File: flow/config.mk
export PLATFORM = sky130hd
export DESIGN_NAME = router
export DESIGN_NICKNAME = router
export VERILOG_FILES = /design/flow/design.v
export SDC_FILE = /design/flow/constraint.sdc
export NUM_CORES = 4
export LEC_CHECK = 0
export ABC_AREA = 0
export CAP_MARGIN = 5
export CELL_PAD_IN_SITES_GLOBAL_PLACEMENT = 0
export CORE_ASPECT_RATIO = 1.53
export CORE_MARGIN = 10
export CORE_UTILIZATION = 65
export CTS_CLUSTER_DIAMETER = 380
export CTS_CLUSTER_SIZE = 40
export GPL_ROUTABILITY_DRIVEN = 0
export GPL_TIMING_DRIVEN = 0
export MIN_ROUTING_LAYER = met2
export SLEW_MARGIN = 15
export TNS_END_PERCENT = 60
File: flow/constraint.sdc
create_clock -name core_clock -period 2.85 [get_ports {clk}]
set_input_delay 0.5700 -clock core_clock [delete_from_list [all_inputs] [get_ports {clk}]]
set_output_delay 0.5700 -clock core_clock [all_outputs]
set_load 0.01 [all_outputs]
File: flow/design.v
module router (
    input logic clk,
    input logic rst_n,
    input logic [3:0]  req_i,       
    input logic [31:0] data_n_i,
    input logic [31:0] data_s_i,
    input logic [31:0] data_e_i,
    input logic [31:0] data_w_i,
    input logic        yumi_i,     
    output logic [31:0] data_o,
    output logic        valid_o,
    output logic        busy_o
);
    logic [31:0] buffer [0:63];      
    logic [5:0]  write_ptr, read_ptr; 
    logic [6:0]  count;              
    logic write_en;
    logic read_en;
    assign write_en = (|req_i) && (count < 64);
    assign read_en  = (count > 0) && yumi_i;
    always_ff @(posedge clk or negedge rst_n) begin
        if (!rst_n) begin
            write_ptr <= 0;
            read_ptr  <= 0;
            count     <= 0;
            busy_o    <= 0;
            valid_o   <= 0;
            data_o    <= 0;
        end else begin
            if (write_en) begin
                if (req_i[0])      buffer[write_ptr] <= data_n_i;
                else if (req_i[1]) buffer[write_ptr] <= data_s_i;
                else if (req_i[2]) buffer[write_ptr] <= data_e_i;
                else if (req_i[3]) buffer[write_ptr] <= data_w_i;
                write_ptr <= write_ptr + 1;
            end
            if (read_en) begin
                data_o    <= buffer[read_ptr];
                valid_o   <= 1;
                read_ptr  <= read_ptr + 1;
            end else begin
                valid_o <= 0;
            end
            if (write_en && !read_en) begin
                count <= count + 1;           
            end 
            else if (!write_en && read_en) begin
                count <= count - 1;           
            end
            if (count >= 60) busy_o <= 1; 
            else             busy_o <= 0;
        end
    end
endmodule
File: flow/run.sh
#!/bin/bash
# the make line also repeats each setting of config.mk as NAME=value (left out here)
make -C /OpenROAD-flow-scripts/flow DESIGN_CONFIG=/design/flow/config.mk WORK_HOME=/design/flow/orfs CLKGATE_MAP_FILE= finish
==> design notes, run 1 <==
The flow did not finish. The stage where the run came to a stop is 5_1_grt. The first error in the log reads "[ERROR GRT-0116] Global routing finished with congestion. Check the congestion regions in the DRC Viewer". The area fraction of the dominant cell type after synthesis was 79.0%. The clock H-tree reported by CTS has 2 levels.

The synthesis report lists the Yosys warning total as 2. After synthesis the cells add up to 77900 µm². The die is 448 µm tall. The width of the die is 300 µm, and the area reported by Yosys stat is 77900 µm². The post-synthesis register bit count is 2101, and the post-synthesis share of cell area spent on xor and xnor gates is 0.180%. For reference, simple AND, OR, NAND and NOR cells occupy 5.39% of the area reported after synthesis. Counting every sink on the clock net gives 2101. The synthesis report lists the most area-consuming cells as edfxtp_1, a22oi_1, dfrtp_1. The run gives 169 as the number of top-level pins. Port buffering added 167 buffers.

The run gives 2.52% for the fraction of synthesis flops using an asynchronous set or reset pin. Summed over all layers, the global routing overflow is 13. The initial core utilization is 65.2%. The net count after synthesis is 4632. The total clock buffers created by CTS is 58, and the adder-cell share of the synthesized area is 0.267%.

Most instantiated library cell after synthesis: edfxtp_1. The floorplan has 157 rows. With the multiplexer fraction of the synthesized cell area at 1.02%, the overall fraction of global-route tracks in use is 73.2%. The dominant kind of combinational cell was AND-OR/OR-AND gates. Yosys mapped a number of flops with a built-in enable equal to 2048. The logs give 199000 µm for the placed wire-length estimate and 4481 for the number of standard cells reported by yosys.

The synthesized area per cell is 17.4 µm², and the worst slack at placement is -2.31 ns. The cell type with the highest aggregate area in the netlist is edfxtp_1. The core region is 119000 µm². For the number of instances in the synthesized netlist, the log shows 4481. In this run the clock root is driven by a clkbuf_16. The register share after synthesis is 80.7%. Looking at the clock tree report, the maximum root-to-sink buffer count equals 3.

The fraction of the mapped netlist area in compound gates was 10.8%; the total die size was 134000 µm². The distinct cell type count of the synthesized netlist is 60. Sorting the synthesized cells by how often they occur yields edfxtp_1, a22oi_1, clkbuf_1. The commonest register cell after synthesis was edfxtp_1.
## through the flow
stage          cell area, µm²  total power (W)   TNS, ns  cells
2_1_floorplan           78300           0.0433   -280.95   4481
3_3_place_gp            81900           0.0502         -   6238
3_5_place_dp            86600           0.0513  -2240.19   6421
4_1_cts                 93700           0.0667     -5.84   6676
## routing by layer
metal  track usage (%)  overflow
met1                 -         -
met2              80.0         0
met3              78.0         4
met4              54.5         7
met5              53.5         2
## timing repair
item | 4_1_cts
setup endpoints to repair | 1340
hold buffers | 2
setup buffers | 182
pin swaps | 208
resized | 1001
gates cloned | 6
endpoints found under the hold margin | 30
==> inputs of run 2 (changes only) <==
Settings changed: ABC_AREA 0 to unset, CAP_MARGIN 5 to 20, CELL_PAD_IN_SITES_DETAIL_PLACEMENT set to 1, CELL_PAD_IN_SITES_GLOBAL_PLACEMENT 0 to 2, CORE_ASPECT_RATIO 1.53 to 0.71, CORE_MARGIN 10 to 2, CORE_UTILIZATION 65 to 40, CTS_CLUSTER_SIZE 40 to unset, GPL_ROUTABILITY_DRIVEN 0 to unset, GPL_TIMING_DRIVEN 0 to 1, MAX_ROUTING_LAYER set to met5, MIN_ROUTING_LAYER met2 to unset, PLACE_DENSITY set to 0.54, SLEW_MARGIN 15 to 20, TNS_END_PERCENT 60 to 80.
Clock period 2.85 ns to 2.72 ns, I/O delays scaled along.
==> design notes, run 2 <==
The final hold violation count recorded for this run is 0. For the share of total power in sequential cells, the log shows 41.3%. The fraction of synthesis flops using an asynchronous set or reset pin is 2.52% (unchanged), and the final-layout setup total negative slack is -8.05 ns. The switching portion of total power comes to 30.9%. The tools report the total clock buffers created by CTS as 211 (+260%). The area of the core is 193000 µm² (+62%). The tools report the total die size as 198000 µm² (+48%). The run gives 26.0% as the relative max-transition margin. The cell sequence reported for the critical path is buf_4 -> buf_4 -> and3b_2 -> and2_4 -> buf_12 -> buf_6 -> a22oi_1 -> nand4_1 -> nor4_4 -> buf_4 -> nand4_1 -> a221o_1.

Internal power comes to 0.0629 W. STA classifies the critical path startpoint as a flop. Global routing used 34.1% of the available tracks across all layers.

Using the TritonRoute via totals, the vias-per-cell ratio works out to 6.31. The reasons given for failing layout checks are setup timing. In the routed design, unresolved DRC markers number 0. Origin of the worst setup path: read_ptr[4]. With the worst path arrival time at 3.81 ns, the post-synthesis share of cell area spent on xor and xnor gates is 0.180% (unchanged). The width of the die works out to 528 µm (+76%).

By count the netlist is led by edfxtp_1, a22oi_1, clkbuf_1. The total wire length after detailed routing was 345000 µm; the maximum vdd ir drop was 610 µV. In this run the remaining antenna-violating nets after routing total 0. With the number of instances in the synthesized netlist at 4481 (unchanged), the number of OpenROAD warnings is 39. The final critical path time including I/O delays and setup is 3.06 ns. The floorplan die height was 376 µm (-16%); the fraction of the mapped netlist area in compound gates was 10.8% (unchanged).

The buffer type at the clock tree root is clkbuf_16. The final route contains 52000 vias. The largest individual stage delay along the critical path comes from the cell dfrtp_2.

The area fraction of the dominant cell type after synthesis is 79.0% (unchanged), and the initial core utilization is 40.2% (-25 points). The actual slew at the worst max-slew pin came out at 1.11 ns. Routability-driven placement finished with a final weighted congestion of 0.926. The multiplexer fraction of the synthesized cell area came out at 1.02% (unchanged). For the summed instance area of the synthesized netlist, the log shows 77900 µm² (unchanged).

The area of all placed cells without fillers is 102000 µm². Summed over the clock group, the power is 0.0286 W. In this run the register-to-register setup slack is -0.34 ns.

The tools report the distinct cell type count of the synthesized netlist as 60 (unchanged). The leakage power in the latest report is 34.2 nW. The number of synthesized flops with an enable pin is 2048 (unchanged). The final net count was 5673; the synthesized area per cell was 17.4 µm² (unchanged).

The most critical min-delay path falls under in -> async. For this design the ratio of total power to cell area is 892 nW/µm². Walking the critical path from launch to capture passes 12 cell instances. The number of buffers and inverters on the critical path is 5. The most instantiated library cell after synthesis is edfxtp_1. The area fraction in and, or, nand and nor cells came out at 5.39% (unchanged).

Post-synth the commonest register cell is edfxtp_1. The number of design-rule violations left by the first detailed-router iteration was 8470. Total power for the finished layout comes to 0.0911 W. The power group with the largest share is sequential cells. The cell family contributing the most delay on the critical path is simple AND/OR/NAND/NOR gates.

Per the timing report, the most critical flop-to-flop path finishes at data_o[29]. The post-synthesis register bit count came out at 2101 (unchanged). The initial antenna violation count is 35, and the remaining global-route overflow is 0. The run gives 92100 µm² (+6.4%) as the total placed instance area.

By area, the combinational part of the netlist is dominated by AND-OR/OR-AND gates. The number of nets in the synthesized netlist was 4632 (unchanged). The final worst-path setup slack is -0.342 ns.

The number of top-level pins is 169 (unchanged). The cell type with the highest aggregate area in the netlist was edfxtp_1. The startpoint identified for the worst register-to-register timing path is read_ptr[4].

The first global-routing pass estimated 454000 µm of wire. The longest incremental delay of any stage on the critical path is reported as 0.45 ns. The number of placement rows was 136 (-13%); the largest clock skew in the final design was 0.0740 ns. The cell count after placement came out at 7749 (+21%).

End point of the critical path: data_o[29]. The synthesis report lists the most area-consuming cells as edfxtp_1, a22oi_1, dfrtp_1. The number of standard cells reported by yosys was 4481 (unchanged). Setup repair after global routing could not meet its margin everywhere. Of all nets on the critical path, the largest fanout is 12.

Per the OpenROAD power report, switching power amounts to 0.0282 W. For the register share after synthesis, the log shows 80.7% (unchanged). The power report attributes to the clock group a share of 31.4%.

For this run, the final setup violation count is recorded as 34. The maximum clock path buffer count is 4 (+1). OpenROAD reports that the post-layout worst path occupies 113% of the period. The signed area change from the synthesized netlist to the final layout is 31.1%, and the worst slack at placement is -1.32 ns (+0.994 ns).

Entering global routing, the biggest net connects 65 pins. Combinational logic burns 27.3% of the power. The average detailed-routed wire length per instance came out at 41.8 µm.

The worst setup path is of the reg -> reg kind. The number of maximum-capacitance violations recorded for the run is 0. Among the stages of the critical path, the cell type that occurs most often is buf_4. The logs give 2 (unchanged) for the number of warnings issued by yosys and 0.89 ns for the insertion delay of the later-clocked pin in the worst-skew pair. The total clock sinks is 2101 (unchanged). The worst setup path is captured at a flop.

The number of standard cells in the layout, taps in and fillers out was 8248; the first-pass iteration count of the detailed router was 6. Clock-pin slew was measured on the worst setup and hold paths at 0.07 ns. According to the timing report, the data required time at the worst endpoint equals 3.47 ns. Placed wire-length estimate: 232000 µm (+17%). The run gives 4 (+2) as the CTS H-tree depth.

With the tally of buffers added on design ports at 168 (+0.60%), the power dissipated in sequential cells is 0.0376 W. The tools report the via count of the first global-routing pass as 49700. Adder-cell share of the synthesized area: 0.267% (unchanged). Max-slew check failures listed in the final report amount to 0. The depth of the worst register-to-register path came out at 12. With the area reported by Yosys stat at 77900 µm² (unchanged), the combinational power is 0.0248 W.

The run gives 17500 as the number of fillers in the final layout. The flow ran to the end, but the layout failed its checks. Based on the critical path, the design can be clocked at up to 0.327 GHz. TritonCTS built the clock tree.
==> run 2: metal layers <==
| layer | routed length [µm] | share of wire (%) | up-vias | track usage [%] |
|---|---|---|---|---|
| met5 | 42 | 0.012 | - | 0 |
| met3 | 39200 | 11 | 440 | 8.63 |
| met4 | 9880 | 2.9 | 6 | 8.68 |
| met1 | 152000 | 44 | 27900 | 52.2 |
| met2 | 144000 | 42 | 3047 | 48.2 |
| li1 | - | - | 20600 | - |
==> run 2: repair_timing <==
action                     CTS  global route
setup endpoints to repair   35            39
gates resized              320           168
buffers inserted            48            56
pin swaps                   92           103
hold endpoints to repair    24             0
hold buffers                 1             0
gates cloned                 8             7
==> run 2: layout make-up <==
type	instances	area [µm²]	share of cell area, %
sequential	2101	62800	61.6
multi-input combinational	2067	16400	16.1
timing repair buffer	1122	12900	12.7
clock buffer	280	5710	5.60
tap	2553	3190	3.13
clock inverter	98	828	0.812
inverter	19	76.3	0.0748
antenna	8	20.0	0.0196
==> run 2: through the flow <==
| stage | hold WS, ns | utilization [%] |
|---|---|---|
| finish | 0.432 | 52.7 |
| floorplan | 0.248 | - |
| CTS | 0.432 | 52.0 |
| detailed placement | 0.497 | 47.6 |
| global route | 0.438 | 52.7 |
| global placement | 0.494 | 47.6 |
==> inputs of run 3 (changes only) <==
Settings changed: CELL_PAD_IN_SITES_DETAIL_PLACEMENT 1 to unset, CELL_PAD_IN_SITES_GLOBAL_PLACEMENT 2 to unset, CORE_ASPECT_RATIO 0.71 to unset, CORE_UTILIZATION 40 to 50, CTS_CLUSTER_DIAMETER 380 to unset, GPL_TIMING_DRIVEN 1 to unset, MAX_ROUTING_LAYER met5 to unset, PLACE_DENSITY 0.54 to 0.6, TNS_END_PERCENT 80 to unset.
Clock period 2.72 ns to 4.58 ns, I/O delays scaled along.
==> design notes, run 3 <==
The run finished with no timing, DRC or antenna violations. Remaining global-route overflow: 0 (unchanged). For the count of hold-fix buffers inserted at cts, the log shows 0 (-1). The number of standard cells in the layout, taps in and fillers out is 7061 (-14%), and the total power per unit cell area is 522 nW/µm² (-42%). Per the synthesis report, the dominant area consumer among library cells is edfxtp_1.

The distinct cell type count of the synthesized netlist was 60 (unchanged); the average detailed-routed wire length per instance was 38.8 µm (-7.3%). The data required time at the worst endpoint was 5.29 ns (+1.82 ns); the number of max-slew violations in the final report was 0 (unchanged). The power group with the largest share was sequential cells. The synthesized area per cell is 17.4 µm² (unchanged). With the tally of buffers added on design ports at 168 (unchanged), the area fraction in and, or, nand and nor cells is 5.39% (unchanged). The worst stage delay on the critical path is 0.88 ns (+0.43 ns). In this run the critical path is formed by buf_4 -> and3b_1 -> and2_2 -> a2111oi_0 -> nand3_1 -> nor4_1 -> and3_1 -> o221ai_1.

The fraction of synthesis flops using an asynchronous set or reset pin came out at 2.52% (unchanged). Cell-internal power: 0.0338 W (-46%). The logs give 154000 µm² (-20%) for the area of the core and 4481 (unchanged) for the number of instances in the synthesized netlist.

Number of fillers in the final layout: 11400 (-35%). With the share of total power in sequential cells at 47.2% (+5.9 points), the total chip power is 0.0476 W (-48%). Class of the tightest hold or removal check: in -> async. The number of nets in the synthesized netlist is 4632 (unchanged). The tools report the switching power of the nets as 0.0138 W (-51%). The post-CTS setup-driven buffer insertion count was 0 (-100%). The worst flop-to-flop path endpoint is data_o[6].

The setup path with the least slack is of type reg -> reg. Among all stages on the critical path, the largest delay is contributed by a2111oi_0. The run gives 169 (unchanged) as the number of top-level pins. The final net count was 4984 (-12%); the setup slack of the worst register-to-register path was 0.40 ns (+0.74 ns).

Post-synthesis register bit count: 2101 (unchanged). The kind of start point of the critical path is a flop. The number of design-rule violations left by the first detailed-router iteration was 8416 (-0.64%). With the final-layout setup total negative slack at 0 ns (+8.05 ns), the instance count on the critical path is 8 (-4). The most instantiated library cell after synthesis is edfxtp_1.

The combinational power came out at 0.00872 W (-65%). The most used flip-flop cell after synthesis is edfxtp_1. With the overall fraction of global-route tracks in use at 34.4% (+0.24 points), the total clock sinks is 2101 (unchanged).

The worst path arrival time is 4.89 ns (+1.08 ns). With the top fanout value on the critical path at 24 (+12), the relative contribution of combinational cells to total power is 18.3% (-9.0 points). The area reported by Yosys stat was 77900 µm² (unchanged). The run gives 159000 µm² (-20%) as the total die size. For the number of DRC violations after detailed routing, the log shows 0 (unchanged). The run gives 62800 µm² (about the same) for the register area. The power dissipated in sequential cells is 0.0225 W (-40%). The origin of the critical flop-to-flop path was read_ptr[2]. The tools report the residual antenna-violating net count after detailed routing as 0 (unchanged). The area fraction of the dominant cell type after synthesis came out at 79.0% (unchanged). The launch point of the critical path was reported as read_ptr[2]. Yosys attributes the largest share of cell area to edfxtp_1, a22oi_1, dfrtp_1. The adder-cell share of the synthesized area came out at 0.267% (unchanged). The total placed instance area is 84600 µm² (-8.1%). For the register share after synthesis, the log shows 80.7% (unchanged).

The run gives 3 (-1) for the maximum clock path buffer count. With the final-report hold violation count at 0 (unchanged), the relative max-transition margin is 15.5% (-11 points). The logs give 144 (+5.9%) for the number of placement rows and 0.239 GHz (-27%) for the upper clock frequency limit. The post-CTS clock slew at the launch and capture registers of the worst setup and hold paths was 0.07 ns (about the same). The run gives 1.02% (unchanged) for the multiplexer fraction of the synthesized cell area. The logs give 48400 (-6.9%) for the via count and 77900 µm² (unchanged) for the summed instance area of the synthesized netlist.

Largest clock skew in the final design: 0.0335 ns (-0.0405 ns). With the maximum vdd ir drop at 386 µV (-37%), the first-pass iteration count of the detailed router is 7 (+1). For the total clock buffers created by CTS, the log shows 204 (-3.3%). The number of synthesized flops with an enable pin works out to 2048 (unchanged).

Final critical path time including I/O delays and setup: 4.18 ns (+1.12 ns). The insertion delay of the later-clocked pin in the worst-skew pair is 0.85 ns (-0.04 ns). The width of the die was 399 µm (-24%). The run gives 372000 µm (-18%) as the first-pass GRT wire length. With the total wire length after detailed routing at 274000 µm (-21%), the final weighted congestion of routability-driven global placement is 0.912 (-1.6%). The number of OpenROAD warnings works out to 35 (-10%). The run gives 45400 (-8.6%) for the via count of the first global-routing pass.

By count the netlist is led by edfxtp_1, a22oi_1, clkbuf_1. Setup repair after global routing left no endpoint under its margin. TritonCTS built the clock tree. The run gives 10.8% (unchanged) for the fraction of the mapped netlist area in compound gates. The run gives 14700 µm² (-10%) for the combinational gate area. The run gives 0 (unchanged) for the max-capacitance violation count. The placed wire-length estimate was 166000 µm (-28%); the number of standard cells reported by yosys was 4481 (unchanged). The clock group power was 0.0164 W (-43%); the actual slew at the worst max-slew pin was 1.27 ns (+0.158 ns). The number of warnings issued by yosys is 2 (unchanged), and the initial core utilization is 50.4% (+10 points).

The count of buffer and inverter cells on the critical path is 1 (-4), and the number of instances resized during post-cts repair is 0 (-100%). Cell leakage power: 29.4 nW (-14%). CTS H-tree depth: 4 (unchanged). The final-report setup violation count is 0 (-100%).

Via density per instance: 6.86 (+8.7%). In this run the layout overhead on the synthesized area is reported as 17.1%. Among the non-sequential cells, AND-OR/OR-AND gates take the most area.

For the relative contribution of the clock network to total power, the log shows 34.5% (+3.1 points). The ratio of final minimum period to clock period was 91.2% (-21 points); the depth of the worst register-to-register path was 8 (-4). The floorplan die height works out to 399 µm (+6.1%). The run gives 65 (unchanged) for the largest net degree at the start of global routing. The post-synthesis share of cell area spent on xor and xnor gates is 0.180% (unchanged), and the switching fraction of total power is 29.0% (-2.0 points). The tools report the end point of the critical path as data_o[6]. Area of all placed cells without fillers: 91200 µm² (-11%). The run gives 19 (-46%) for the initial antenna violation count.

On the critical path the largest part of the delay comes from simple AND/OR/NAND/NOR gates. CTS placed an instance of clkbuf_16 at the clock tree root. STA classifies the critical path endpoint as a flop. The cell count after placement came out at 6669 (-14%).
[run 3: final cells by class]
class                      instances  share of cell area, %
sequential                      2101                   68.9
multi-input combinational       2063                   16.2
clock buffer                     284                   6.13
timing repair buffer             444                   4.92
tap                             2044                   2.81
clock inverter                    98                  0.948
inverter                          19                 0.0782
antenna                            8                 0.0220
[run 3: metrics by stage]
step	setup WS [ns]	utilization, %	hold slack, ns
2_1_floorplan	-0.539	-	0.488
3_3_place_gp	0.734	54.8	0.522
3_5_place_dp	0.708	54.8	0.529
4_1_cts	0.701	59.0	0.277
5_1_grt	0.440	59.0	0.293
6_report	0.403	59.0	0.320
[run 3: per-layer routing]
layer	wire [µm]	part of all wire (%)	track usage, %	vias to the layer above
met5	68	0.025	0	-
met4	15900	5.8	16.7	12
met3	33500	12	8.96	750
met2	123000	45	52.2	3646
met1	101000	37	46.4	24800
li1	-	-	-	19200
==> inputs of run 4 (changes only) <==
Settings changed: CELL_PAD_IN_SITES_DETAIL_PLACEMENT set to 2, CORE_UTILIZATION 50 to 58, CTS_CLUSTER_SIZE set to 24, MAX_ROUTING_LAYER set to met5, PLACE_DENSITY 0.6 to unset, PLACE_DENSITY_LB_ADDON set to 0.2, SETUP_SLACK_MARGIN set to -0.41, SLEW_MARGIN 20 to 10, TNS_END_PERCENT set to 15.
Clock period 4.58 ns to 7.43 ns, I/O delays scaled along.
==> design notes, run 4 <==
By area the synthesized netlist is led by edfxtp_1, a22oi_1, dfrtp_1. The run gives 1.02% (unchanged) for the multiplexer fraction of the synthesized cell area. The number of top-level pins came out at 169 (unchanged). The dominant kind of combinational cell was AND-OR/OR-AND gates. With the area fraction of the dominant cell type after synthesis at 79.0% (unchanged), the number of standard cells reported by yosys is 4481 (unchanged). The tool reported: "[ERROR DPL-0033] detailed placement checks failed during check placement". Synthesized area per cell: 17.4 µm² (unchanged). The area reported by Yosys stat was 77900 µm² (unchanged). The tools report the register share after synthesis as 80.7% (unchanged).

For reference, the top cells by count after synthesis are edfxtp_1, a22oi_1, clkbuf_1. The number of warnings issued by yosys came out at 2 (unchanged). The post-synthesis register bit count is 2101 (unchanged). The summed instance area of the synthesized netlist is 77900 µm² (unchanged), and the floorplan die height is 370 µm (-7.1%). For the number of nets in the synthesized netlist, the log shows 4632 (unchanged). Progress stopped at 3_5_place_dp. Per the synth stats, the flop cell with the highest instance count is edfxtp_1. With the final weighted congestion of routability-driven global placement at 0.947 (+3.8%), the width of the die is 370 µm (-7.1%). The number of instances in the synthesized netlist was 4481 (unchanged); the number of placement rows was 134 (-6.9%). Total die size: 137000 µm² (-14%).

The largest total area in the synthesized netlist belongs to edfxtp_1. Adder-cell share of the synthesized area: 0.267% (unchanged). With the fraction of the mapped netlist area in compound gates at 10.8% (unchanged), the initial core utilization is 58.4% (+8.0 points). Number of synthesized flops with an enable pin: 2048 (unchanged). Tally of buffers added on design ports: 168 (unchanged). The area fraction in and, or, nand and nor cells was 5.39% (unchanged); the distinct cell type count of the synthesized netlist was 60 (unchanged). With the fraction of synthesis flops using an asynchronous set or reset pin at 2.52% (unchanged), the post-synthesis share of cell area spent on xor and xnor gates is 0.180% (unchanged).

The flow did not finish. edfxtp_1 is the most common cell in the netlist. The area of the core came out at 133000 µm² (-14%).
run 4: metrics by stage:
step,std cells,setup slack [ns],power (W),hold WS (ns)
floorplan,4481,1.74,0.0166,0.488
global placement,6292,2.29,0.0193,0.518
==> inputs of run 5 (changes only) <==
Settings changed: CORE_ASPECT_RATIO set to 1.33, CORE_UTILIZATION 58 to 40, CTS_CLUSTER_SIZE 24 to unset, GPL_TIMING_DRIVEN set to 0, MAX_ROUTING_LAYER met5 to met4, PLACE_DENSITY_LB_ADDON 0.2 to 0.12, SETUP_SLACK_MARGIN -0.41 to unset, SLEW_MARGIN 10 to 20, TNS_END_PERCENT 15 to unset.
Clock period 7.43 ns to 2.72 ns, I/O delays scaled along.
==> design notes, run 5 <==
The run finished, with violations left. The layout checks failed on capacitance limit, slew limit, setup timing. The total die size is 198000 µm² (+44%), and the final net count is 5479. At the worst endpoint, the required time is 3.64 ns. Commonest register cell after synthesis: edfxtp_1.

The tools report the type of element capturing the critical path as a flop. The run gives 0.933 (-1.5%) for the final weighted congestion of routability-driven global placement. In this run the critical path is formed by inv_4 -> ha_4 -> clkbuf_16 -> nand4b_1 -> clkbuf_8 -> buf_4 -> nor2_1 -> a21oi_2 -> nand4_1 -> nor2_1 -> nand4_1 -> a21o_1. The hold path depth was 3; the number of nets in the synthesized netlist was 4632 (unchanged).

The final worst-path setup slack came out at -2.00 ns. Sorting the Yosys area breakdown by cell type puts at the top edfxtp_1. The number of warnings issued by yosys is 2 (unchanged). The dominant kind of combinational cell was AND-OR/OR-AND gates.

In the CTS report, the clock slew at the register clock pins of the worst setup and hold paths is listed as 0.10 ns. STA classifies the critical path startpoint as a flop. Once iteration 0 of detailed routing completed, the report listed 14000 DRC markers. Per the breakdown, switching nets consume 37.7% of all power. Counting endpoints that fail hold in the final report gives 0.

First-pass iteration count of the detailed router: 8. The combinational power reported by the tool is 0.0294 W. The script reports the combined buffer and inverter count of the critical path as 4. Fraction of the mapped netlist area in compound gates: 10.8% (unchanged). The instance count on the critical path came out at 12.

In this run the worst setup path begins at read_ptr[1]. The initial antenna violation count is 65, and the adder-cell share of the synthesized area is 0.267% (unchanged). The logs give 40.3% (-18 points) for the initial core utilization and 59700 for the via count of the first global-routing pass. The summed instance area of the synthesized netlist came out at 77900 µm² (unchanged).

The top fanout value on the critical path is 7, and the maximum vdd ir drop is 790 µV. Final-report setup violation count: 1909. The final layout reports a setup TNS of -425.34 ns. The critical path's slowest cell was nor2_1. The class of the tightest hold or removal check is in -> reg. The cell leakage power came out at 34.2 nW. In this run the clock root is driven by a clkbuf_16.

The run gives 2101 (unchanged) for the post-synthesis register bit count. The area fraction of the dominant cell type after synthesis works out to 79.0% (unchanged). The tools report the end point of the most critical hold path as buffer[45][13]. The tools report the distinct cell type count of the synthesized netlist as 60 (unchanged). The run gives 37.5% as the share of total power in sequential cells. The family with the most delay on the worst path was simple AND/OR/NAND/NOR gates.

In this run, power in flip-flops and latches comes to 0.0380 W. Overall power consumption after layout is estimated at 0.101 W. The area fraction in and, or, nand and nor cells is 5.39% (unchanged). Counting cells, the worst reg-to-reg path comes to 12. The number of placement rows is 186 (+39%), and the number of standard cells reported by yosys is 4481 (unchanged). The logs give 193000 µm² (+45%) for the area of the core and 4 for the CTS H-tree depth. The synthesized area per cell was 17.4 µm² (unchanged). Prior to clock tree synthesis, the placed netlist has a worst setup slack of -2.55 ns. Clock tree synthesis found a total of 2101 sinks. The longest incremental delay of any stage on the critical path is reported as 1.44 ns.

The floorplan die height works out to 513 µm (+38%). Ranked by total cell area, the synthesized netlist is headed by edfxtp_1, a22oi_1, dfrtp_1. Per report_power, the top consumer among the power groups is sequential cells. The setup check on the worst reg-to-reg path leaves a slack of -2.00 ns. The tools report the end point of the critical path as data_o[26]. Switching power of the nets: 0.0382 W.

The routed design shows a wire length per standard cell of 64.8 µm. The post-synthesis share of cell area spent on xor and xnor gates came out at 0.180% (unchanged). The first global-routing pass estimated 595000 µm of wire. The CTS report gives the tree buffer count as 201.

In this run the deepest clock path goes through 3 buffers. The routed layout reports a DRC error count of 0. In this run, the combinational gates consume 29.0% of the power.

The multiplexer fraction of the synthesized cell area came out at 1.02% (unchanged). The tools report the register share after synthesis as 80.7% (unchanged). For the number of instances in the synthesized netlist, the log shows 4481 (unchanged).

The remaining global-route overflow is 0, and the largest net degree at the start of global routing is 40. The worst path arrival time was 5.64 ns; the fraction of synthesis flops using an asynchronous set or reset pin was 2.52% (unchanged). By startpoint and endpoint, the worst setup path is classified as reg -> reg. The via density per instance was 7.87. The actual slew at the worst max-slew pin came out at 2.10 ns. Setup repair after global routing could not meet its margin everywhere. The stage logs contain a warning count of 41.

In the post-synthesis netlist, the cell with the most instances is edfxtp_1. Per the final report, max-transition violations number 5. The clock reaches the later pin of the worst-skew pair after 1.01 ns. By count the netlist is led by edfxtp_1, a22oi_1, clkbuf_1. The signed area change from the synthesized netlist to the final layout works out to 33.5%. The number of top-level pins was 169 (unchanged); the total power per unit cell area was 974 nW/µm².

Counting I/O delays and the setup requirement, the final critical path takes 4.72 ns. The flow reports an fmax of 0.212 GHz. For the clock group power, the log shows 0.0339 W. Tally of buffers added on design ports: 167 (-0.60%). In the final run the clock tree shows a worst skew of 0.0789 ns. The tools report the worst hold path startpoint as data_n_i[13]. The run gives 77900 µm² (unchanged) as the area reported by Yosys stat.

The tools report the origin of the critical flop-to-flop path as read_ptr[1]. The tools report the number of fillers in the final layout as 16500. Once detail routing completed, the nets flagged for antenna violations numbered 0. Worst flop-to-flop path endpoint: data_o[26]. The run gives 33.5% as the relative contribution of the clock network to total power.

Across all checked pins, the minimum headroom to the slew limit is -40.5%. Across the run, the number of max-cap violations was 2. Internal power comes to 0.0631 W. The number of synthesized flops with an enable pin was 2048 (unchanged); the total wire length after detailed routing was 535000 µm.

The final critical path takes up 174% of the cycle. Detailed routing inserted a total of 64900 vias. TritonCTS built the clock tree. For this run the detailed placement stage logged an HPWL of 259000 µm. The run gives 387 µm (+4.4%) for the width of the die.

The overall fraction of global-route tracks in use came out at 46.9%.
## run 5: cell type report
| cell class | instances | area [µm²] | area share [%] |
|---|---|---|---|
| Sequential cell | 2101 | 62800 | 60.4 |
| Multi-Input combinational cell | 2063 | 17200 | 16.6 |
| Timing Repair Buffer | 696 | 9850 | 9.47 |
| Clock buffer | 264 | 5540 | 5.33 |
| Buffer | 246 | 3410 | 3.28 |
| Tap cell | 2538 | 3180 | 3.05 |
| Clock inverter | 115 | 1320 | 1.27 |
| Antenna cell | 212 | 531 | 0.510 |
| Inverter | 19 | 87.6 | 0.0842 |
## run 5: stage by stage
stage | hold slack (ns) | instances | instance area, µm² | util [%]
finish | 0.482 | 8254 | 104000 | 53.8
global route | 0.498 | 8245 | 104000 | 53.7
CTS | 0.444 | 7935 | 101000 | 52.4
detailed placement | 0.488 | 7399 | 88800 | 45.9
global placement | 0.484 | 7186 | 83100 | 43.0
floorplan | 0.248 | 4481 | 78300 | -
## run 5: timing repair
action	4_1_cts	5_1_grt
gates resized	1045	288
pin swaps	232	170
setup buffers	194	112
endpoints found under the setup margin	2274	1900
hold buffers	4	1
gates cloned	3	3
endpoints found under the hold margin	53	53
## run 5: per-layer routing
layer	wire length (µm)	track usage [%]	up-vias
li1	-	-	20400
met1	159000	49.8	32500
met2	220000	69.0	8339
met3	86600	17.9	3615
met4	69600	40.4	0
met5	0	-	-
==> inputs of run 6 (changes only) <==
Settings changed: CELL_PAD_IN_SITES_DETAIL_PLACEMENT 2 to 1, CORE_ASPECT_RATIO 1.33 to 0.75, PLACE_DENSITY_LB_ADDON 0.12 to unset.
==> design notes, run 6 <==
Buffer type at the clock tree root: clkbuf_16. The run gives 3.49 ns (-0.15 ns) as the data required time at the worst endpoint. The run gives 3.63 ns (-1.09 ns) for the final critical path time including I/O delays and setup. The final-report hold violation count was 0 (unchanged). The run gives 0.0235 W (-20%) as the combinational power.

The area fraction of the dominant cell type after synthesis came out at 79.0% (unchanged). Insertion delay of the later-clocked pin in the worst-skew pair: 0.92 ns (-0.09 ns). The violated checks flagged are setup timing. The post-synthesis share of cell area spent on xor and xnor gates was 0.180% (unchanged); the tally of buffers added on design ports was 167 (unchanged). The multiplexer fraction of the synthesized cell area was 1.02% (unchanged); the remaining global-route overflow was 0 (unchanged). The number of standard cells reported by yosys is 4481 (unchanged).

The run finished, with violations left. The worst stage delay on the critical path works out to 0.63 ns (-0.81 ns). OpenSTA lists the critical path startpoint as read_ptr[5]. Final hold slack: 0.111 ns (-0.371 ns). The worst setup path is launched from a flop. The residual antenna-violating net count after detailed routing was 0 (unchanged); the cell-internal power was 0.0599 W (-5.1%).

For the total clock sinks, the log shows 2101 (unchanged). The ratio of final minimum period to clock period is 133% (-40 points), and the number of placement rows is 140 (-25%). Final-report setup violation count: 192 (-90%). For the first-pass iteration count of the detailed router, the log shows 10 (+2).

The setup slack of the worst register-to-register path came out at -0.91 ns (+1.09 ns). The fraction of synthesis flops using an asynchronous set or reset pin came out at 2.52% (unchanged). For the worst path arrival time, the log shows 4.40 ns (-1.24 ns). After synthesis, the cell types taking the most area are edfxtp_1, a22oi_1, dfrtp_1. The tools report the initial antenna violation count as 26 (-60%).

The run gives 0 (unchanged) as the number of DRC violations after detailed routing. The tools report the total clock buffers created by CTS as 192 (-4.5%). For the relative contribution of combinational cells to total power, the log shows 26.4% (-2.6 points). The run gives 77900 µm² (unchanged) for the area reported by Yosys stat. Cell leakage power: 32.8 nW (-4.2%). The count of buffer and inverter cells on the critical path is 6 (+2), and the synthesized area per cell is 17.4 µm² (unchanged). With the largest net degree at the start of global routing at 39 (-2.5%), the relative contribution of the clock network to total power is 31.3% (-2.2 points).

The tools report the total chip power as 0.0888 W (-12%). The run gives 198000 µm² (about the same) for the total die size. The width of the die works out to 513 µm (+33%). The tools report the maximum vdd ir drop as 632 µV (-20%).

The worst slack at placement was -2.42 ns (+0.131 ns). Dominant kind of combinational cell: AND-OR/OR-AND gates. STA classifies the critical path endpoint as a flop. For the register share after synthesis, the log shows 80.7% (unchanged).

The class of the tightest hold or removal check is in -> async. The final worst-path setup slack came out at -0.906 ns (+1.09 ns). The average detailed-routed wire length per instance works out to 43.4 µm (-33%). With the placed wire-length estimate at 224000 µm (-14%), the first-pass GRT wire length is 438000 µm (-26%).

The family with the most delay on the worst path is simple AND/OR/NAND/NOR gates. TritonCTS built the clock tree. With the area fraction in and, or, nand and nor cells at 5.39% (unchanged), the number of instances in the synthesized netlist is 4481 (unchanged). The run gives 0.964 ns (-1.13 ns) for the actual slew at the worst max-slew pin. The top fanout value on the critical path works out to 10 (+3). In this design, the critical path's most frequently occurring cell is buf_6. The adder-cell share of the synthesized area came out at 0.267% (unchanged).

Maximum clock path buffer count: 3 (unchanged). The via count of the first global-routing pass is 52000 (-13%), and the number of synthesized flops with an enable pin is 2048 (unchanged). The number of design-rule violations left by the first detailed-router iteration came out at 10800 (-23%). The logs give 42.3% (+4.8 points) for the share of total power in sequential cells and 0 (-2) for the max-capacitance violation count. The floorplan die height is 386 µm (-25%). The most instantiated library cell after synthesis was edfxtp_1. The post-CTS clock slew at the launch and capture registers of the worst setup and hold paths is 0.07 ns (-0.03 ns).

The cell type with the highest aggregate area in the netlist is edfxtp_1. The number of nets in the synthesized netlist was 4632 (unchanged); the clock group power was 0.0278 W (-18%). The power group with the largest share is sequential cells.

The switching power of the nets is 0.0289 W (-24%), and the initial core utilization is 40.2% (-0.071 points). The commonest register cell after synthesis is edfxtp_1. The fraction of the mapped netlist area in compound gates works out to 10.8% (unchanged). On the critical path, the stage with the largest delay is an instance of nor4_4. The tools report the area of the core as 194000 µm² (+0.18%). The setup path with the least slack is of type reg -> reg. In this run the critical path is formed by buf_6 -> buf_6 -> buf_8 -> nand4b_1 -> buf_4 -> buf_4 -> buf_6 -> o22ai_2 -> a21oi_2 -> nand4_1 -> nor4_4 -> nand3_2 -> a221o_1.

The total power per unit cell area works out to 885 nW/µm² (-9.1%). The tools report the worst flop-to-flop path endpoint as data_o[13]. Per the timing report, the most critical flop-to-flop path originates at read_ptr[5].

The number of OpenROAD warnings was 37 (-9.8%). The run gives 5346 (-2.4%) as the final net count. The power dissipated in sequential cells came out at 0.0375 W (-1%).

Setup repair after global routing could not meet its margin everywhere. With the depth of the worst register-to-register path at 13 (+1), the number of warnings issued by yosys is 2 (unchanged). The run gives 60 (unchanged) for the distinct cell type count of the synthesized netlist.

The instance count on the critical path is 13 (+1). The post-synthesis register bit count was 2101 (unchanged). The relative max-transition margin was 35.7% (+76 points); the signed area change from the synthesized netlist to the final layout was 28.8%. The end point of the critical path was data_o[13]. The commonest cells after synthesis are edfxtp_1, a22oi_1, clkbuf_1. The CTS H-tree depth was 4 (unchanged); the via density per instance was 6.86 (-13%).

Final weighted congestion of routability-driven global placement: 0.968 (+3.7%). The summed instance area of the synthesized netlist was 77900 µm² (unchanged). The run gives 0.276 GHz (+30%) as the upper clock frequency limit.

The run gives 33.6% (-13 points) as the overall fraction of global-route tracks in use. With the number of max-slew violations in the final report at 0 (-5), the total wire length after detailed routing is 345000 µm (-36%). The largest clock skew in the final design is 0.0782 ns (-0.000660 ns), and the switching fraction of total power is 32.6% (-5.1 points). The logs give 169 (unchanged) for the number of top-level pins and 54500 (-16%) for the via count.
run 6: metrics by stage:
step / util (%) / TNS [ns] / cell area [µm²] / std cells
after CTS: 50.5 / -35.84 / 97900 / 7781
final: 51.8 / -26.08 / 100000 / 7949
after global routing: 51.8 / -30.01 / 100000 / 7942
after global placement: 42.9 / - / 83200 / 7204
after floorplan: - / -554.28 / 78300 / 4481
after detailed placement: 45.7 / -2336.05 / 88500 / 7409
run 6: layout make-up:
type                            count  area [µm²]
Buffer                            260        2910
Multi-Input combinational cell   2063       16600
Tap cell                         2556        3200
Antenna cell                       35        87.6
Clock inverter                    114        1070
Inverter                           19        83.8
Fill cell                       17600       93400
Timing Repair Buffer              558        8370
Clock buffer                      243        5110
Sequential cell                  2101       62800
run 6: metal layers:
metal	global-route usage, %	wire [µm]
met1	42.8	119000
met2	46.4	143000
met3	13.5	59300
met4	16.8	23600
met5	-	0
run 6: what timing repair did:
item	in CTS	in global routing
buffers inserted	47	129
pin swaps	102	178
setup endpoints to repair	1367	867
hold buffers	1	0
gates resized	809	300
endpoints found under the hold margin	53	0
cloned	3	7
==> inputs of run 7 (changes only) <==
Settings changed: CELL_PAD_IN_SITES_DETAIL_PLACEMENT 1 to unset, CORE_ASPECT_RATIO 0.75 to unset, CORE_UTILIZATION 40 to 72, CTS_CLUSTER_SIZE set to 51, GPL_TIMING_DRIVEN 0 to unset, MAX_ROUTING_LAYER met4 to unset, PLACE_DENSITY_LB_ADDON set to 0.0, SETUP_SLACK_MARGIN set to 0.74.
Clock period 2.72 ns to 2.58 ns, I/O delays scaled along.
==> design notes, run 7 <==
With the area of the core at 107000 µm² (-45%), the adder-cell share of the synthesized area is 0.267% (unchanged). Global routing used 72.0% of the available tracks across all layers. The initial core utilization was 72.6% (+32 points); the synthesized area per cell was 17.4 µm² (unchanged).

The register share after synthesis is 80.7% (unchanged). The flow did not finish. The first error in the log reads "[ERROR GRT-0232] Routing congestion too high. Check the congestion heatmap in the GUI". The number of top-level pins is 169 (unchanged), and the total clock buffers created by CTS is 191 (-0.52%).

The flow stopped in 5_1_grt. The logs give 180000 µm (-20%) for the placed wire-length estimate and 3 (unchanged) for the maximum clock path buffer count. The run gives 4481 (unchanged) as the number of instances in the synthesized netlist.

After synthesis, the cell types taking the most area are edfxtp_1, a22oi_1, dfrtp_1. The post-synthesis register bit count is 2101 (unchanged), and the number of placement rows is 120 (-14%). With the total die size at 111000 µm² (-44%), the cell count after placement is 6446 (-13%). The distinct cell type count of the synthesized netlist is 60 (unchanged). The logs give 1.01 (+4.3%) for the final weighted congestion of routability-driven global placement and 9 for the remaining global-route overflow.

The tools report the number of warnings issued by yosys as 2 (unchanged). The run gives 89100 µm² (+0.65%) as the total placed instance area. The area reported by Yosys stat is 77900 µm² (unchanged). The run gives 79.0% (unchanged) for the area fraction of the dominant cell type after synthesis. Sorting the synthesis cell report by count puts at the top edfxtp_1.

Post-synth the commonest register cell is edfxtp_1. The area fraction in and, or, nand and nor cells came out at 5.39% (unchanged). The number of nets in the synthesized netlist is 4632 (unchanged), and the total clock sinks is 2101 (unchanged). The CTS H-tree depth was 4 (unchanged). The run gives 4481 (unchanged) as the number of standard cells reported by yosys. Among the non-sequential cells, AND-OR/OR-AND gates take the most area.

The tools report the buffer type at the clock tree root as clkbuf_16. With the tally of buffers added on design ports at 168 (+0.60%), the fraction of the mapped netlist area in compound gates is 10.8% (unchanged). The cell type with the highest aggregate area in the netlist is edfxtp_1. The fraction of synthesis flops using an asynchronous set or reset pin was 2.52% (unchanged). The run gives 77900 µm² (unchanged) for the summed instance area of the synthesized netlist. Multiplexer fraction of the synthesized cell area: 1.02% (unchanged). The synthesis run shows the most used standard cells to be edfxtp_1, a22oi_1, clkbuf_1. The post-synthesis share of cell area spent on xor and xnor gates is 0.180% (unchanged). The floorplan die height came out at 333 µm (-14%). The run gives 2048 (unchanged) for the number of synthesized flops with an enable pin.

The width of the die works out to 333 µm (-35%).
## run 7: stage by stage
step / setup TNS, ns / util, % / setup WS (ns)
2_1_floorplan: -659.32 / - / -0.457
3_3_place_gp: -955.55 / 83.1 / -0.980
3_5_place_dp: -966.30 / 83.1 / -0.934
4_1_cts: -8.09 / 92.5 / -0.351
## run 7: repair_timing
item	in CTS
endpoints found under the hold margin	53
resized	603
hold buffers	1
gates cloned	27
pin swaps	170
setup endpoints to repair	2128
setup buffers	95
## run 7: routing by layer
metal / track usage [%] / GRT overflow
met3: 55.1 / 0
met4: 67.7 / 4
met5: 27.4 / 0
met1: 73.4 / 0
met2: 90.0 / 5
==> inputs of run 8 (changes only) <==
Settings changed: ABC_AREA set to 0, CORE_UTILIZATION 72 to 70, CTS_CLUSTER_SIZE 51 to 35, PLACE_DENSITY_LB_ADDON 0.0 to unset, SETUP_SLACK_MARGIN 0.74 to 0.67.
Clock period 2.58 ns to 2.54 ns, I/O delays scaled along.
==> design notes, run 8 <==
The synthesized area per cell came out at 17.4 µm² (unchanged). Per the finish-stage timing summary, setup violations number 38. The logs give 77900 µm² (unchanged) for the summed instance area of the synthesized netlist and 61000 µm for the routed length on met3. Power group with the largest share: sequential cells. The CTS H-tree depth is 4 (unchanged). The origin of the critical flop-to-flop path was read_ptr[0]. The family with the most delay on the worst path is simple AND/OR/NAND/NOR gates.

The run gives 62800 µm² for the register area. In this run the static leakage power is 33.8 nW. The run gives 3.24 ns for the data required time at the worst endpoint.

The switching power of the nets was 0.0301 W. With the area reported by Yosys stat at 77900 µm² (unchanged), the via density per instance is 8.10. Of the combinational cells, the family taking the most area is AND-OR/OR-AND gates. The most critical hold endpoint after final layout shows a slack of 0.513 ns. TritonRoute output was used to compute an average wire per cell of 45.8 µm.

CTS placed an instance of clkbuf_16 at the clock tree root. Walking the critical path from launch to capture passes 10 cell instances. The number of top-level pins was 169 (unchanged); the via count of the first global-routing pass was 53800. Number of placement rows: 122 (+1.7%). The area taken by multi-input combinational cells is reported as 16900 µm². For this run the top cell type by instance count after synthesis was edfxtp_1.

Sorting the synthesized cells by how often they occur yields edfxtp_1, a22oi_1, clkbuf_1. With the number of warnings issued by yosys at 2 (unchanged), the worst stage delay on the critical path is 0.74 ns. The run gives 0 for the remaining global-route overflow.

The number of synthesized flops with an enable pin is 2048 (unchanged). TritonCTS built the clock tree. Before antenna repair, the detailed router went through 13 iterations. The tally of buffers added on design ports was 168 (unchanged); the number of fillers in the final layout was 3590. Entering global routing, the biggest net connects 65 pins. The slew check shows that the tightest pin keeps a relative margin of 25.9%. STA classifies the critical path startpoint as a flop.

The synthesized design spends more area on one cell type than any other, namely edfxtp_1. The timing report gives the worst reg2reg path a setup slack of -0.65 ns. Per the run summary, max-cap violations total 0. Power dissipated in sequential cells: 0.0404 W. The run gives 2.52% (unchanged) for the fraction of synthesis flops using an asynchronous set or reset pin. The number of nets in the synthesized netlist came out at 4632 (unchanged). Per the timing report, the most critical flop-to-flop path finishes at data_o[28]. The finished design was reported to have a net count of 5557.

For the worst slack at placement, the log shows -1.03 ns (-0.0959 ns). The run gives 2101 (unchanged) for the post-synthesis register bit count. Per report_power, the combinational group accounts for 26.8% of the total. The upper clock frequency limit is 0.313 GHz. The tools report the distinct cell type count of the synthesized netlist as 60 (unchanged). Internal power comes to 0.0651 W.

The report lists the cells along the critical path as inv_2 -> ha_4 -> and3b_2 -> and2_4 -> buf_12 -> a22oi_2 -> nand4_1 -> or4_4 -> nor4_4 -> o221ai_1. The run gives 338 µm (+1.4%) for the floorplan die height. In this run the layout check failures are setup timing. The tools report the wire length the detailed router placed on met1 as 88900 µm. The critical path's slowest stage uses the library cell or4_4. The tools report the origin of the worst setup path as read_ptr[0]. Post-synth the commonest register cell is edfxtp_1. The overall fraction of global-route tracks in use was 53.8%; the count of buffer and inverter cells on the critical path was 2. For the initial antenna violation count, the log shows 28. The final critical path time including I/O delays and setup came out at 3.19 ns.

The run gives 0.0675 ns for the largest clock skew in the final design. The tools report the register share after synthesis as 80.7% (unchanged). Per the skew report, the later register of the worst-skew pair sees a clock latency of 0.89 ns. For the initial core utilization, the log shows 70.5% (-2.2 points). The area fraction of the dominant cell type after synthesis was 79.0% (unchanged); the switching fraction of total power was 31.6%.

The logs give 0.996 (-1.3%) for the final weighted congestion of routability-driven global placement and 114000 µm² (+2.8%) for the total die size. For the worst setup path, the data arrival time is 3.89 ns. The number of instances in the synthesized netlist was 4481 (unchanged). The end point of the most critical hold path was buffer[5][23].

The placed wire-length estimate is 179000 µm (-0.76%), and the multiplexer fraction of the synthesized cell area is 1.02% (unchanged). The launch point of the worst min-delay path is recorded as data_n_i[23]. The width of the die was 338 µm (+1.4%). Maximum clock path buffer count: 3 (unchanged).

The area fraction in and, or, nand and nor cells was 5.39% (unchanged); the utilization of the core after routing was 91.0%. After detailed routing, no signal wire sits above met5. With the adder-cell share of the synthesized area at 0.267% (unchanged), the hold path depth is 3. With the number of DRC violations after detailed routing at 0, the post-CTS clock slew at the launch and capture registers of the worst setup and hold paths is 0.07 ns. The run gives 111000 µm² (+3.1%) for the area of the core. In this run, flip-flops and latches consume 42.4% of the power.

The detailed router reports a met2 wire length of 134000 µm. For the pin with the worst max-slew slack, the measured transition is 1.11 ns. With the number of design-rule violations left by the first detailed-router iteration at 13500, the relative contribution of the clock network to total power is 30.8%. The first global-routing pass estimated 411000 µm of wire. The run gives 57300 as the via count. The number of standard cells reported by yosys came out at 4481 (unchanged). The tools report the total clock buffers created by CTS as 193 (+1.0%).

The main area contributors are edfxtp_1, a22oi_1, dfrtp_1. The depth of the worst register-to-register path works out to 10. The maximum vdd ir drop was 1310 µV.

The ratio of final minimum period to clock period came out at 126%. STA lists the maximum fanout along the critical path as 7. The flow ran to the end, but the layout failed its checks. With the total clock sinks at 2101 (unchanged), the signed area change from the synthesized netlist to the final layout is 29.2%. Setup repair after global routing could not meet its margin everywhere. The worst hold path belongs to the class in -> reg. The end point of the critical path is data_o[28].

The final timing report lists a hold violation count of 0. Combinational power for this build is 0.0255 W. Wires add up to 324000 µm. Pins over their slew limit in the final report were tallied at 0. The total chip power is 0.0953 W. STA classifies the critical path endpoint as a flop. The fraction of the mapped netlist area in compound gates was 10.8% (unchanged). In this run the power density over the cells is 947 nW/µm².

Looking at the setup timing report, the critical path kind is reg -> reg. The number of OpenROAD warnings is 42, and the clock group power is 0.0293 W. Final worst-path setup slack: -0.650 ns. With the post-synthesis share of cell area spent on xor and xnor gates at 0.180% (unchanged), the residual antenna-violating net count after detailed routing is 0.
## run 8: metal layers
metal / GRT usage (%) / up-vias
met2: 75.5 / 7461
met4: 46.1 / 32
met5: 0.298 / -
li1: - / 20300
met1: 62.9 / 27000
met3: 24.7 / 2499
## run 8: area by class of cell
cell class / count / share of cell area, %
flip-flops and latches: 2101 / 62.5
multi-input cells: 2066 / 16.8
repair buffers: 1025 / 12.6
clock buffers: 269 / 5.32
well taps: 1488 / 1.85
clock inverters: 92 / 0.796
inverters: 19 / 0.0759
diodes: 19 / 0.0473
## run 8: stage by stage
stage / cell area (µm²) / TNS (ns) / instances
after global placement: 89900 / -1381.42 / 6528
after floorplan: 78300 / -763.67 / 4481
after detailed placement: 89900 / -1306.69 / 6528
after CTS: 98800 / -9.09 / 6974
after global routing: 101000 / -16.31 / 7062
final: 101000 / -16.08 / 7079
## run 8: what timing repair did
action	in CTS	in global routing
setup endpoints to repair	2128	2654
endpoints found under the hold margin	17	0
pin swaps	149	156
gates cloned	8	6
setup buffers	76	80
resized	511	263
hold buffers	1	0
==> inputs of run 9 (changes only) <==
Settings changed: CAP_MARGIN 20 to 5, CELL_PAD_IN_SITES_GLOBAL_PLACEMENT set to 0, CORE_ASPECT_RATIO set to 1.53, CORE_MARGIN 2 to 8, CORE_UTILIZATION 70 to 65, CTS_CLUSTER_DIAMETER set to 380, CTS_CLUSTER_SIZE 35 to 40, GPL_ROUTABILITY_DRIVEN set to 0, GPL_TIMING_DRIVEN set to 0, MIN_ROUTING_LAYER set to met2, SETUP_SLACK_MARGIN 0.67 to unset, SLEW_MARGIN 20 to 10, TNS_END_PERCENT set to 60.
Clock period 2.54 ns to 2.85 ns, I/O delays scaled along.
==> design notes, run 9 <==
The width of the die is 296 µm (-12%), and the multiplexer fraction of the synthesized cell area is 1.02% (unchanged). The total clock sinks came out at 2101 (unchanged). The initial core utilization was 65.3% (-5.2 points); the post-synthesis register bit count was 2101 (unchanged). With the overall fraction of global-route tracks in use at 73.1%, the number of warnings issued by yosys is 2 (unchanged). The number of synthesized flops with an enable pin came out at 2048 (unchanged). The cell type with the highest aggregate area in the netlist is edfxtp_1. The floorplan die height was 444 µm (+32%). With the fraction of synthesis flops using an asynchronous set or reset pin at 2.52% (unchanged), the total die size is 131000 µm² (+15%). The stage where the flow stopped is 5_1_grt.

The run gives 3 (unchanged) for the maximum clock path buffer count. Number of instances in the synthesized netlist: 4481 (unchanged). The tree is rooted in a clkbuf_16. The dominant kind of combinational cell was AND-OR/OR-AND gates. The post-synthesis share of cell area spent on xor and xnor gates is 0.180% (unchanged). The register share after synthesis was 80.7% (unchanged). The commonest register cell after synthesis was edfxtp_1.

The tool reported: "[ERROR GRT-0232] Routing congestion too high. Check the congestion heatmap in the GUI". Area reported by Yosys stat: 77900 µm² (unchanged). The most instantiated library cell after synthesis was edfxtp_1. With the adder-cell share of the synthesized area at 0.267% (unchanged), the number of placement rows is 157 (+29%). The number of nets in the synthesized netlist is 4632 (unchanged). The logs give 169 (unchanged) for the number of top-level pins and 4481 (unchanged) for the number of standard cells reported by yosys. The area fraction of the dominant cell type after synthesis came out at 79.0% (unchanged).

The worst slack at placement came out at -2.48 ns (-1.45 ns). The fraction of the mapped netlist area in compound gates was 10.8% (unchanged). Summed instance area of the synthesized netlist: 77900 µm² (unchanged). For the distinct cell type count of the synthesized netlist, the log shows 60 (unchanged). CTS H-tree depth: 2 (-2). The area of the core is 119000 µm² (+7.9%). Sorting the synthesized cells by area gives the leading types as edfxtp_1, a22oi_1, dfrtp_1.

After global routing the overflow that remains totals 2. The synthesized area per cell came out at 17.4 µm² (unchanged). The run gives 196000 µm (+9.8%) for the placed wire-length estimate. Counting instances in the post-synthesis netlist gives the leading cell types as edfxtp_1, a22oi_1, clkbuf_1. The tally of buffers added on design ports was 167 (-0.60%).

The run stopped with a tool error. Area fraction in and, or, nand and nor cells: 5.39% (unchanged). The run gives 6400 (-2.0%) as the cell count after placement. The run gives 58 (-70%) for the total clock buffers created by CTS.
## run 9: what timing repair did
action | CTS
endpoints found under the hold margin | 28
pin swaps | 192
gates cloned | 3
endpoints found under the setup margin | 1932
gates resized | 996
buffers inserted | 150
hold buffers | 2
## run 9: per-stage QoR
| stage | TNS (ns) | area (µm²) |
|---|---|---|
| floorplan | -280.95 | 78300 |
| global placement | - | 81900 |
| detailed placement | -2655.10 | 86100 |
| CTS | -5.67 | 92500 |
## run 9: layer usage
layer / GRT overflow / GRT usage (%)
met5: 0 / 53.7
met4: 0 / 56.9
met3: 2 / 78.3
met1: - / -
met2: 0 / 78.9
==> inputs of run 10 (changes only) <==
Settings changed: ABC_AREA 0 to unset, CAP_MARGIN 5 to 20, CELL_PAD_IN_SITES_GLOBAL_PLACEMENT 0 to unset, CORE_ASPECT_RATIO 1.53 to unset, CORE_MARGIN 8 to 2, CORE_UTILIZATION 65 to 66, CTS_CLUSTER_DIAMETER 380 to unset, CTS_CLUSTER_SIZE 40 to unset, GPL_ROUTABILITY_DRIVEN 0 to unset, GPL_TIMING_DRIVEN 0 to unset, MIN_ROUTING_LAYER met2 to unset, SLEW_MARGIN 10 to 20, TNS_END_PERCENT 60 to unset.
Clock period 2.85 ns to 2.54 ns, I/O delays scaled along.
==> design notes, run 10 <==
In the final timing run, aggregate negative setup slack is -11.93 ns. Switching power as a fraction of the total was reported as 29.3%. Measured in cells, the most critical reg-to-reg path has a length of 14. The width of the die was 347 µm (+17%). The largest share of the power goes to sequential cells. The actual slew at the worst max-slew pin is 1.03 ns.

Relative to the synthesized area, the layout overhead comes to 28.3%. The run gives 126 (-20%) for the number of placement rows. The family with the most delay on the worst path was simple AND/OR/NAND/NOR gates. The adder-cell share of the synthesized area is 0.267% (unchanged). Worst path arrival time: 3.70 ns. In this run the register-to-register setup slack is -0.46 ns. The tools report the residual antenna-violating net count after detailed routing as 0. For the initial core utilization, the log shows 66.2% (+0.91 points).

The power dissipated in sequential cells was 0.0403 W. Using the TritonRoute via totals, the vias-per-cell ratio works out to 7.36. The clock group power was 0.0294 W. The worst path in the final design needs a cycle of 3.00 ns, including I/O delays and setup. The flow ran to the end, but the layout failed its checks. With the number of warnings issued by yosys at 2 (unchanged), the register area is 62800 µm².

Cell leakage power: 33.5 nW. Via count of the first global-routing pass: 50400. The number of standard cells reported by yosys is 4481 (unchanged).

Type of element capturing the critical path: a flop. According to the finish report, the design has a final net count of 5557. The cell type with the highest aggregate area in the netlist is edfxtp_1. The run gives 4481 (unchanged) as the number of instances in the synthesized netlist. The layout has 5323 filler cells. The upper clock frequency limit was 0.333 GHz.

Yosys attributes the largest share of cell area to edfxtp_1, a22oi_1, dfrtp_1. The worst setup path is launched from a flop. Switching power of the nets: 0.0276 W. The multiplexer fraction of the synthesized cell area is 1.02% (unchanged).

The commonest cells after synthesis are edfxtp_1, a22oi_1, clkbuf_1. Global route summary, busiest routing layer listed as met2. With the average detailed-routed wire length per instance at 39.9 µm, the insertion delay of the later-clocked pin in the worst-skew pair is 0.86 ns. The power report lists cell-internal power as 0.0664 W. In this run the worst setup path begins at read_ptr[1]. The register share after synthesis was 80.7% (unchanged). Most instantiated library cell after synthesis: edfxtp_1. The logs give 3 (unchanged) for the maximum clock path buffer count and 0 for the max-capacitance violation count. Looking at the critical path, the single cell with the biggest stage delay is or4_4.

The multi-input combinational cells in the finished layout cover a total of 16800 µm². The count of buffer and inverter cells on the critical path was 6; the total chip power was 0.0940 W. The critical path in this run is classified as reg -> reg. The congestion estimate from routability-driven global placement came to 0.968. With the fraction of synthesis flops using an asynchronous set or reset pin at 2.52% (unchanged), the area of the core is 118000 µm² (-1.4%).

In this run, the clock network consumes 31.3% of the power. After detailed routing, the number of remaining DRC violations is 0. For the placed wire-length estimate, the log shows 177000 µm (-9.8%). Counting buffers and inverters, the worst setup path is 14 cells deep. Setup repair after global routing could not meet its margin everywhere. The run gives 0 for the remaining global-route overflow. Area fraction of the dominant cell type after synthesis: 79.0% (unchanged). The logs give 77900 µm² (unchanged) for the summed instance area of the synthesized netlist and 35 for the final-report setup violation count.

Detailed-route iteration 0 reported a violation count of 9824. The number of top-level pins was 169 (unchanged). The run gives 0.0243 W as the combinational power. For the share of total power in sequential cells, the log shows 42.8%.

The total clock sinks was 2101 (unchanged); the final-report hold violation count was 0. Clock skew on the completed layout was measured at 0.0404 ns. TritonCTS built the clock tree. OpenSTA lists the critical path endpoint as data_o[18].

The run gives 17.4 µm² (unchanged) for the synthesized area per cell. The dominant kind of combinational cell is AND-OR/OR-AND gates. The run gives 52400 for the via count.

In this run the worst hold path is classified as in -> async. Dividing total power by cell area gives a power density of 941 nW/µm². On the reported timing paths, the clock transition at the registers reads 0.07 ns.

For this run, the detailed router's first-pass iteration total came to 6. The final max-slew violation count recorded for this run is 0. The CTS H-tree depth was 4 (+2). The capture point of the worst register-to-register path is recorded as data_o[18]. The area reported by Yosys stat was 77900 µm² (unchanged). The stage logs contain a warning count of 39. The total wire length after detailed routing is 284000 µm.

Global routing used 15.4% of the available met3 tracks. The run gives -0.464 ns as the final worst-path setup slack. The reasons given for failing layout checks are setup timing.

For this run, global-route usage on met1 was measured as 59.7%. Post-synth the commonest register cell is edfxtp_1. The worst pin sits at a relative slew slack of 31.3%. In this run the critical register-to-register path is launched from read_ptr[1]. Distinct cell type count of the synthesized netlist: 60 (unchanged). Most prevalent standard cell on the critical path: buf_6. The signal on the critical path passes through inv_2 -> buf_6 -> ha_4 -> and3b_2 -> buf_6 -> and2_4 -> buf_12 -> buf_8 -> a22oi_2 -> nand4_1 -> buf_4 -> or4_4 -> nor4_4 -> o221ai_1. The tools report the overall fraction of global-route tracks in use as 46.8%.

The number of synthesized flops with an enable pin was 2048 (unchanged); the top fanout value on the critical path was 6. Floorplan die height: 347 µm (-22%). Looking at the VDD voltage map, the peak drop is 821 µV.

The longest incremental delay of any stage on the critical path is reported as 0.46 ns. The first-pass GRT wire length was 384000 µm; the post-synthesis register bit count was 2101 (unchanged). The post-synthesis share of cell area spent on xor and xnor gates is 0.180% (unchanged). The area fraction in and, or, nand and nor cells works out to 5.39% (unchanged).

Entering global routing, the biggest net connects 65 pins. The logs give 3.24 ns for the data required time at the worst endpoint and 67.6% for the met2 usage. The worst path uses 118% of the clock period. The relative contribution of combinational cells to total power is 25.9%, and the tally of buffers added on design ports is 168 (+0.60%). The total die size is 121000 µm² (-8.1%). The fraction of the mapped netlist area in compound gates was 10.8% (unchanged). For the initial antenna violation count, the log shows 13. The number of nets in the synthesized netlist is 4632 (unchanged). For the total clock buffers created by CTS, the log shows 195 (+240%). The buffer type at the clock tree root is clkbuf_16.
==> run 10: stage by stage <==
| stage | instances | utilization [%] | cell area, µm² | hold WS, ns | setup slack (ns) |
|---|---|---|---|---|---|
| floorplan | 4481 | - | 78300 | 0.212 | -0.747 |
| global placement | 6618 | 76.1 | 89500 | 0.363 | -0.793 |
| detailed placement | 6618 | 76.1 | 89500 | 0.367 | -0.772 |
| CTS | 7088 | 84.2 | 99000 | 0.0406 | -0.394 |
| global route | 7109 | 84.9 | 99900 | 0.0409 | -0.523 |
| finish | 7118 | 84.9 | 99900 | 0.0474 | -0.464 |
==> run 10: layout make-up <==
| class | count | share of cell area, % |
|---|---|---|
| Multi-Input combinational cell | 2068 | 16.8 |
| Sequential cell | 2101 | 62.9 |
| Tap cell | 1536 | 1.92 |
| Clock buffer | 257 | 5.33 |
| Timing Repair Buffer | 1021 | 11.9 |
| Antenna cell | 10 | 0.0251 |
| Inverter | 19 | 0.0714 |
| Clock inverter | 106 | 1.05 |
==> run 10: layer usage <==
metal,wire length [µm],part of all wire [%],vias to the layer above
met5,150,0.053,-
met4,26800,9.4,16
met3,43700,15,1259
met2,123000,43,4973
met1,90400,32,25800
li1,-,-,20300
==> run 10: timing repair <==
| item | in CTS | in global routing |
|---|---|---|
| hold buffers | 1 | 0 |
| gates cloned | 12 | 4 |
| pin swaps | 172 | 89 |
| buffers inserted | 99 | 17 |
| resized | 470 | 121 |
| setup endpoints to repair | 45 | 40 |
| endpoints found under the hold margin | 22 | 0 |
==> inputs of run 11 (changes only) <==
Settings changed: ABC_AREA set to 1, CORE_UTILIZATION 66 to 70, CTS_CLUSTER_SIZE set to 73.
==> design notes, run 11 <==
The floorplan die height works out to 351 µm (+1.0%). Sorting the synthesized cells by how often they occur yields nand2_1, edfxtp_1, nor2_1. Depth of the worst register-to-register path: 18 (+4). The power group with the largest share was sequential cells.

The cell leakage power is 39.6 nW (+18%). The relative contribution of combinational cells to total power came out at 30.4% (+4.5 points). The tools report the cell count after placement as 9071 (+37%). The total chip power is 0.0978 W (+4.0%). The violated checks flagged are setup timing.

The final-report setup violation count is 33 (-5.7%). The actual slew at the worst max-slew pin was 0.851 ns (-0.180 ns); the maximum vdd ir drop was 1330 µV (+62%). The tools report the buffer type at the clock tree root as clkbuf_16.

The width of the die was 351 µm (+1.0%). The count of buffer and inverter cells on the critical path works out to 5 (-1). The remaining global-route overflow is 0 (unchanged), and the post-synthesis register bit count is 2101 (unchanged). The cell-internal power is 0.0642 W (-3.3%).

With the switching fraction of total power at 34.4% (+5.0 points), the distinct cell type count of the synthesized netlist is 32 (-47%). Fraction of synthesis flops using an asynchronous set or reset pin: 2.52% (unchanged). The family with the most delay on the worst path was simple AND/OR/NAND/NOR gates. The multiplexer fraction of the synthesized cell area was 0% (-1.0 points); the overall fraction of global-route tracks in use was 43.3% (-3.6 points). Most prevalent standard cell on the critical path: nand2_1. The run gives 265000 µm (-6.5%) as the total wire length after detailed routing.

The area reported by Yosys stat is 84300 µm² (+8.3%). The logs give 3 (unchanged) for the maximum clock path buffer count and 9224 (-6.1%) for the number of design-rule violations left by the first detailed-router iteration. The total power per unit cell area was 958 nW/µm² (+1.8%); the signed area change from the synthesized netlist to the final layout was 21.0%. The run gives 0 (unchanged) as the number of max-slew violations in the final report.

The worst path arrival time was 3.44 ns (-0.26 ns); the upper clock frequency limit was 0.369 GHz (+11%). The post-synthesis share of cell area spent on xor and xnor gates works out to 0.145% (-0.035 points). The logs give 169 (unchanged) for the number of top-level pins and 84300 µm² (+8.3%) for the summed instance area of the synthesized netlist. Relative max-transition margin: 43.3% (+12 points). The run gives 0 (-1) for the count of hold-fix buffers inserted at cts. In this run the worst hold path is classified as in -> async. The total die size came out at 123000 µm² (+2.1%). The run finished, with violations left. The number of standard cells reported by yosys came out at 7159 (+60%).

For the final weighted congestion of routability-driven global placement, the log shows 1.02 (+5.1%). The data required time at the worst endpoint was 3.27 ns (+0.03 ns); the area fraction in and, or, nand and nor cells was 22.1% (+17 points). The max-capacitance violation count is 0 (unchanged). The initial antenna violation count was 3 (-10); the largest clock skew in the final design was 0.0247 ns (-0.0157 ns).

The number of warnings issued by yosys is 2 (unchanged), and the final critical path time including I/O delays and setup is 2.71 ns (-0.294 ns). The dominant kind of combinational cell is simple AND/OR/NAND/NOR gates. For reference, the top cells by area after synthesis are edfxtp_1, nand2_1, nor2_1. The cell type with the highest aggregate area in the netlist was edfxtp_1. The run gives 127 (+0.79%) as the number of placement rows. The final worst-path setup slack came out at -0.170 ns (+0.294 ns).

STA classifies the critical path startpoint as a flop. Top fanout value on the critical path: 5 (-1). For the initial core utilization, the log shows 70.5% (+4.3 points).

For the final-report hold violation count, the log shows 0 (unchanged). The run gives 0.0297 W (+22%) for the combinational power. The run gives 152000 µm (-14%) for the placed wire-length estimate. The average detailed-routed wire length per instance is 27.8 µm (-30%).

The worst stage delay on the critical path was 0.38 ns (-0.08 ns). The run gives 7159 (+60%) as the number of instances in the synthesized netlist. The adder-cell share of the synthesized area came out at 0.246% (-0.020 points). Per the timing report, the most critical flop-to-flop path originates at read_ptr[1]. The tools report the clock group power as 0.0276 W (-6%).

Fraction of the mapped netlist area in compound gates: 0.635% (-10 points). Critical path's slowest cell: dfrtp_1. TritonCTS built the clock tree.
run 11: metrics by stage:
| stage | setup WS [ns] | hold slack, ns | utilization (%) | setup TNS [ns] | cell area, µm² |
|---|---|---|---|---|---|
| after floorplan | -0.779 | 0.212 | - | -2562.83 | 84500 |
| after global placement | -1.25 | 0.466 | 78.1 | -1180.63 | 93400 |
| after detailed placement | -1.26 | 0.472 | 78.1 | -1226.45 | 93500 |
| after CTS | -0.127 | 0.120 | 84.7 | -14.79 | 101000 |
| after global routing | -0.253 | 0.183 | 85.3 | -5.20 | 102000 |
| final | -0.170 | 0.168 | 85.3 | -2.87 | 102000 |
run 11: layout make-up:
type,count,area [µm²]
inverters,64,258
well taps,1612,2020
flip-flops and latches,2101,62800
multi-input cells,4650,21400
diodes,2,5.00
repair buffers,758,9660
clock inverters,104,664
fillers,5789,17600
clock buffers,255,5230
run 11: repair_timing:
action | 4_1_cts | 5_1_grt
gates cloned | 47 | 2
buffers inserted | 51 | 12
pin swaps | 84 | 46
endpoints found under the setup margin | 1314 | 201
resized | 253 | 117
hold endpoints to repair | 0 | 0
run 11: metal layers:
layer  routed length, µm  part of all wire (%)  track usage (%)  vias up
li1                    -                     -                -    26100
met1               87000                    33             55.0    29200
met2              122000                    46             66.6     4962
met3               36200                    14             11.4      978
met4               19600                   7.4             28.3        6
met5                  31                 0.012                0        -
Power figures rest on the tool's default switching activity, not on a simulated workload.
